## module_mini_cpu
module module_mini_cpu(
    input clk,               
    input rst,               
    input power,             
    input send,              
    input [17:0] switches,   
    output wire [7:0] data,  
    output wire rs,          
    output wire rw,          
    output wire en,          
    output wire lcd_on,      
    output wire lcd_blon     
);
export LEC_CHECK = 0
export CAP_MARGIN = 20
export CELL_PAD_IN_SITES_GLOBAL_PLACEMENT = 2
export CORE_ASPECT_RATIO = 0.62
export CORE_MARGIN = 2
export CORE_UTILIZATION = 26
export GPL_ROUTABILITY_DRIVEN = 1
export GPL_TIMING_DRIVEN = 0
export MIN_ROUTING_LAYER = met2
export PLACE_DENSITY_LB_ADDON = 0.25
export SETUP_SLACK_MARGIN = 2.63
export SLEW_MARGIN = 25
export TNS_END_PERCENT = 25
create_clock -name core_clock -period 10.0 [get_ports {clk}]
run.sh (not shown) runs the stock make flow with config.mk's settings and CLKGATE_MAP_FILE=.
The baseline completed and failed the layout checks on setup timing.
Edit:
==> flow/config.mk (replaced) <==
export PLATFORM = sky130hd
export DESIGN_NAME = module_mini_cpu
export DESIGN_NICKNAME = module_mini_cpu
export VERILOG_FILES = /design/flow/design.v
export SDC_FILE = /design/flow/constraint.sdc
export NUM_CORES = 4
export LEC_CHECK = 0
export CAP_MARGIN = 20
export CORE_MARGIN = 2
export CORE_UTILIZATION = 72
export CTS_CLUSTER_SIZE = 35
export SLEW_MARGIN = 20
==> flow/constraint.sdc (replaced) <==
create_clock -name core_clock -period 14.4 [get_ports {clk}]
set_input_delay 2.8800 -clock core_clock [delete_from_list [all_inputs] [get_ports {clk}]]
set_output_delay 2.8800 -clock core_clock [all_outputs]
set_load 0.01 [all_outputs]
Outcome:
- The changed run finished with timing, DRC and antenna clean
- die size went down by 63%
- global-route usage went up by 10 points
- maximum frequency went down by 0.45%
- utilization went up by 48 points
- critical path depth went down by 5
- final cell count went down by 24%
- clock skew went down by 60 ps

== build 94 ==
Starting RTL as in the previous note.
export LEC_CHECK = 0
export CAP_MARGIN = 20
export CELL_PAD_IN_SITES_DETAIL_PLACEMENT = 2
export CORE_MARGIN = 2
export CORE_UTILIZATION = 47
export CTS_CLUSTER_SIZE = 26
export MAX_ROUTING_LAYER = met4
export MIN_ROUTING_LAYER = met2
export PLACE_DENSITY = 0.67
export SLEW_MARGIN = 20
create_clock -name core_clock -period 30.2 [get_ports {clk}]
The log for build 94 ends in global routing (5_1_grt) with error GRT-0116, so the run never completed.
#### Input delta (build 87 over build 94)
Settings: CORE_UTILIZATION changed from 47 to 72; CTS_CLUSTER_SIZE changed from 26 to 36; MAX_ROUTING_LAYER removed (was met4); MIN_ROUTING_LAYER removed (was met2); PLACE_DENSITY removed (was 0.67); CELL_PAD_IN_SITES_DETAIL_PLACEMENT removed (was 2); the clock period (ns, I/O delays scaled along) changed from 30.2 to 14.4.
Results
Full die area: build 87 vs build 94 down 34%
Vertical extent of the die (build 87 vs. build 94) decreases by more than 10%
Reported for build 87 and build 94, synthesized area turned out identical to the last digit.
Going from build 94 to build 87, post-placement cell area shrinks by about 0.4%.
As far as number of buffers between clock root and the deepest sink goes, build 87 and build 94 are indistinguishable; the numbers are identical.
The flow ran to completion for all of build 94 and build 87 but build 94, which stopped partway.
As the logs show, build 94 stopped at global routing (5_1_grt) after a tool error, so it never reached the end of the flow.
Going from build 94 to build 87, placed instance count shrank by a few percent.
[inputs] build 89 vs build 87
Settings: swapping 72 for 65 in CORE_UTILIZATION; putting PLACE_DENSITY at 0.6 where nothing was set; clearing CTS_CLUSTER_SIZE, which used to be 36; swapping 14.4 for 14.7 in the clock period (ns, I/O delays scaled along).
## What came out
Build 89 went all the way through synthesis, placement and routing and the layout is clean on timing, DRC and antenna. [build 89] global-route usage fell 4.8 points relative to build 87. Relative to build 87, clock distribution power has decreased by about 7% in build 89. Build 89 vs. build 87: wire length of the first global-routing pass fell 3.6%, tally of unique sky130hd cells used after synthesis closely matched the old numbers. Build 89: global-route track usage on met2 6.8 points below build 87. [compare] base=build 87 new=build 89: total power -0.19 mW; combinational fraction of design power now sits at about the same level.
The inputs of build 42 differ from those of build 89 as listed below.
Settings: an added CTS_CLUSTER_SIZE of 15; an added CTS_CLUSTER_DIAMETER of 268; a change of CORE_UTILIZATION from 65 to 71; an added ABC_AREA of 1; a change of the clock period (ns, I/O delays scaled along) from 14.7 to 10.1.
--- outcome ---
Build 89 reached the final stage; the timing, design-rule and antenna checks on its layout passed.
Build 42: aborted in global routing (5_1_grt) (tool error)
The final reports for build 42 and build 89 show sequential area share after synthesis higher in the former.
Taking build 89 as 1.0, build 42 lands at 0.945 on height of the die.
Build 42 ended up with a higher routability congestion estimate from global placement than build 89 did.
Here is what was changed in the inputs of build 81 compared with build 42.
Settings: clearing CTS_CLUSTER_SIZE, which used to be 15; swapping 71 for 69 in CORE_UTILIZATION; swapping 10.1 for 11.5 in the clock period (ns, I/O delays scaled along).
Notes after the runs:
Build 42: it failed during global routing (5_1_grt), and the tool reported GRT-0232.
Build 81 finished end to end and its layout was clean on timing, DRC and antenna.
Compared to build 42, build 81 has post-CTS resize count 183 lower.
Relative to build 42, the buffer count from post-CTS setup fixing of build 81 is lower by 54.
Build 81 -> build 42: async set-or-reset flop fraction in the synthesized netlist delta 0, exact match
Taking build 42 as the reference point, the die area of build 81 rises by 2.9%.
Reported for build 81 and build 42, count of cell types in the netlist turned out identical to the last digit.
Of build 81 and build 42, the lower placement-stage cell area belongs to build 81.
On build 81: number of buffers created by CTS is 12 higher than what build 42 gave.
Build 81 gives less routability congestion estimate from global placement than build 42 did.
Build 81: cell count after placement is 4.9% lower than what build 42 reported.
Changes observed in build 81 relative to build 42: synthesized area has remained practically unchanged; core box area now larger.
#### Input delta (build 22 over build 81)
Settings: CTS_CLUSTER_DIAMETER now 298, was 268; ABC_AREA no longer set, was 1; CORE_UTILIZATION now 65, was 69; the clock period (ns, I/O delays scaled along) now 13.2, was 11.5.
Notes after the runs:
~same source-to-sink clock delay at the later pin of the worst-skew pair in build 81 and build 22. Build 22 finished all stages; layout check result: FAIL, due to negative setup slack. Build 81 and build 22 ended up with nearly the same footprint of the flip-flops and latches. | cell area | build 22 vs build 81 | worse |.

Starting RTL as in the previous note.
==> flow/config.mk <==
export PLATFORM = sky130hd
export DESIGN_NAME = module_mini_cpu
export DESIGN_NICKNAME = module_mini_cpu
export VERILOG_FILES = /design/flow/design.v
export SDC_FILE = /design/flow/constraint.sdc
export NUM_CORES = 4
export LEC_CHECK = 0
export CAP_MARGIN = 20
export CELL_PAD_IN_SITES_GLOBAL_PLACEMENT = 2
export CORE_ASPECT_RATIO = 1.08
export CORE_MARGIN = 2
export CORE_UTILIZATION = 26
export GPL_ROUTABILITY_DRIVEN = 1
export GPL_TIMING_DRIVEN = 0
export MAX_ROUTING_LAYER = met4
export MIN_ROUTING_LAYER = met2
export PLACE_DENSITY_LB_ADDON = 0.25
export SETUP_SLACK_MARGIN = 2.63
export SLEW_MARGIN = 35
export TNS_END_PERCENT = 25
==> flow/constraint.sdc <==
create_clock -name core_clock -period 10.0 [get_ports {clk}]
set_input_delay 2.0000 -clock core_clock [delete_from_list [all_inputs] [get_ports {clk}]]
set_output_delay 2.0000 -clock core_clock [all_outputs]
set_load 0.01 [all_outputs]
The first run finished but failed the layout checks on negative setup slack.
Change:
Settings changed: CELL_PAD_IN_SITES_GLOBAL_PLACEMENT 2 to default, CORE_ASPECT_RATIO 1.08 to default, CORE_UTILIZATION 26 to 65, CTS_CLUSTER_DIAMETER from default to 268, GPL_ROUTABILITY_DRIVEN 1 to default, GPL_TIMING_DRIVEN 0 to default, MAX_ROUTING_LAYER met4 to default, MIN_ROUTING_LAYER met2 to default, PLACE_DENSITY from default to 0.6, PLACE_DENSITY_LB_ADDON 0.25 to default, SETUP_SLACK_MARGIN 2.63 to default, SLEW_MARGIN 35 to 20, TNS_END_PERCENT 25 to default.
Clock period 10.0 ns to 13.2 ns, I/O delays scaled along.
=> The new run finished with negative setup slack left; setup slack gets better by 3800 ps; sequential power drops by a quarter to a third; cell area drops by a few percent; clock-buffer cell count climbs by 4.

module_mini_cpu again, from the RTL that the note above started with.
Settings: LEC_CHECK=0, CAP_MARGIN=10, CELL_PAD_IN_SITES_GLOBAL_PLACEMENT=3, CORE_ASPECT_RATIO=1.05, CORE_MARGIN=2, CORE_UTILIZATION=50, CTS_CLUSTER_SIZE=56, GPL_ROUTABILITY_DRIVEN=1, GPL_TIMING_DRIVEN=1, MIN_ROUTING_LAYER=met2, PLACE_DENSITY_LB_ADDON=0.04, SETUP_SLACK_MARGIN=1.97, SLEW_MARGIN=20; clock period 19.0 ns.
The first run stopped in global placement without I/O (3_1_place_gp_skip_io).
Change:
- CAP_MARGIN: 10 -> 20
- CELL_PAD_IN_SITES_GLOBAL_PLACEMENT: 3 -> not set
- CORE_ASPECT_RATIO: 1.05 -> not set
- CORE_UTILIZATION: 50 -> 72
- CTS_CLUSTER_SIZE: 56 -> not set
- GPL_ROUTABILITY_DRIVEN: 1 -> not set
- GPL_TIMING_DRIVEN: 1 -> not set
- MAX_ROUTING_LAYER: not set -> met4
- MIN_ROUTING_LAYER: met2 -> not set
- PLACE_DENSITY_LB_ADDON: 0.04 -> not set
- SETUP_SLACK_MARGIN: 1.97 -> 1.37
- clock period: 19.0 -> 13.8 ns (I/O delays scaled with it)
With this change the flow completed, yet does not pass: setup timing; die area shrinks by a quarter to a third; synthesized area does not change; synthesized cell count does not change.
Change:
- ABC_AREA: not set -> 1
- CORE_UTILIZATION: 72 -> 69
- CTS_CLUSTER_DIAMETER: not set -> 298
- MAX_ROUTING_LAYER: met4 -> not set
- PLACE_DENSITY: not set -> 0.6
- SETUP_SLACK_MARGIN: 1.37 -> not set
- clock period: 13.8 -> 11.5 ns (I/O delays scaled with it)
What happened: This time the run completed without violations. Setup slack gains 740 ps. Final area decreases by about 7%. Final cell count came out higher by about 17%. Total power came out higher by 15%. Count of clock-buffer cells in the layout rose by 4.
Change:
- ABC_AREA: 1 -> not set
- CORE_UTILIZATION: 69 -> 40
- CTS_CLUSTER_DIAMETER: 298 -> not set
- SETUP_SLACK_MARGIN: not set -> 1.98
- clock period: 11.5 -> 18.2 ns (I/O delays scaled with it)
The changed run produced a clean layout.
Final area rises slightly.
Power falls by well over a third.
Setup slack improves by 2600 ps.
Area after synthesis rises by a few percent.
Routed wire length stays flat.
Synthesized cell count falls by about a fifth.
Cell count falls by a little under a tenth.
Clock skew rises by 30 ps.
Change:
- CORE_UTILIZATION: 40 -> 71
- CTS_CLUSTER_SIZE: not set -> 13
- PLACE_DENSITY: 0.6 -> not set
- PLACE_DENSITY_LB_ADDON: not set -> 0.02
- SETUP_SLACK_MARGIN: 1.98 -> 2.76
- clock period: 18.2 -> 10.8 ns (I/O delays scaled with it)
What happened: With this change the flow died in global routing (5_1_grt) with GRT-0232; synthesized area stays the same; synthesized cell count stays the same; die area came out lower by well over a third.
Change:
- ABC_AREA: not set -> 1
- CORE_UTILIZATION: 71 -> 72
- CTS_CLUSTER_SIZE: 13 -> not set
- MAX_ROUTING_LAYER: not set -> met4
- SETUP_SLACK_MARGIN: 2.76 -> 1.37
- clock period: 10.8 -> 12.1 ns (I/O delays scaled with it)
Result: The changed run produced a layout that fails on capacitance limit, slew limit, setup timing; synthesized cell count climbs by 24%; die size drops by 3.8%; synthesized area drops by 2.5%.
Power is estimated from default activity; no workload was simulated.
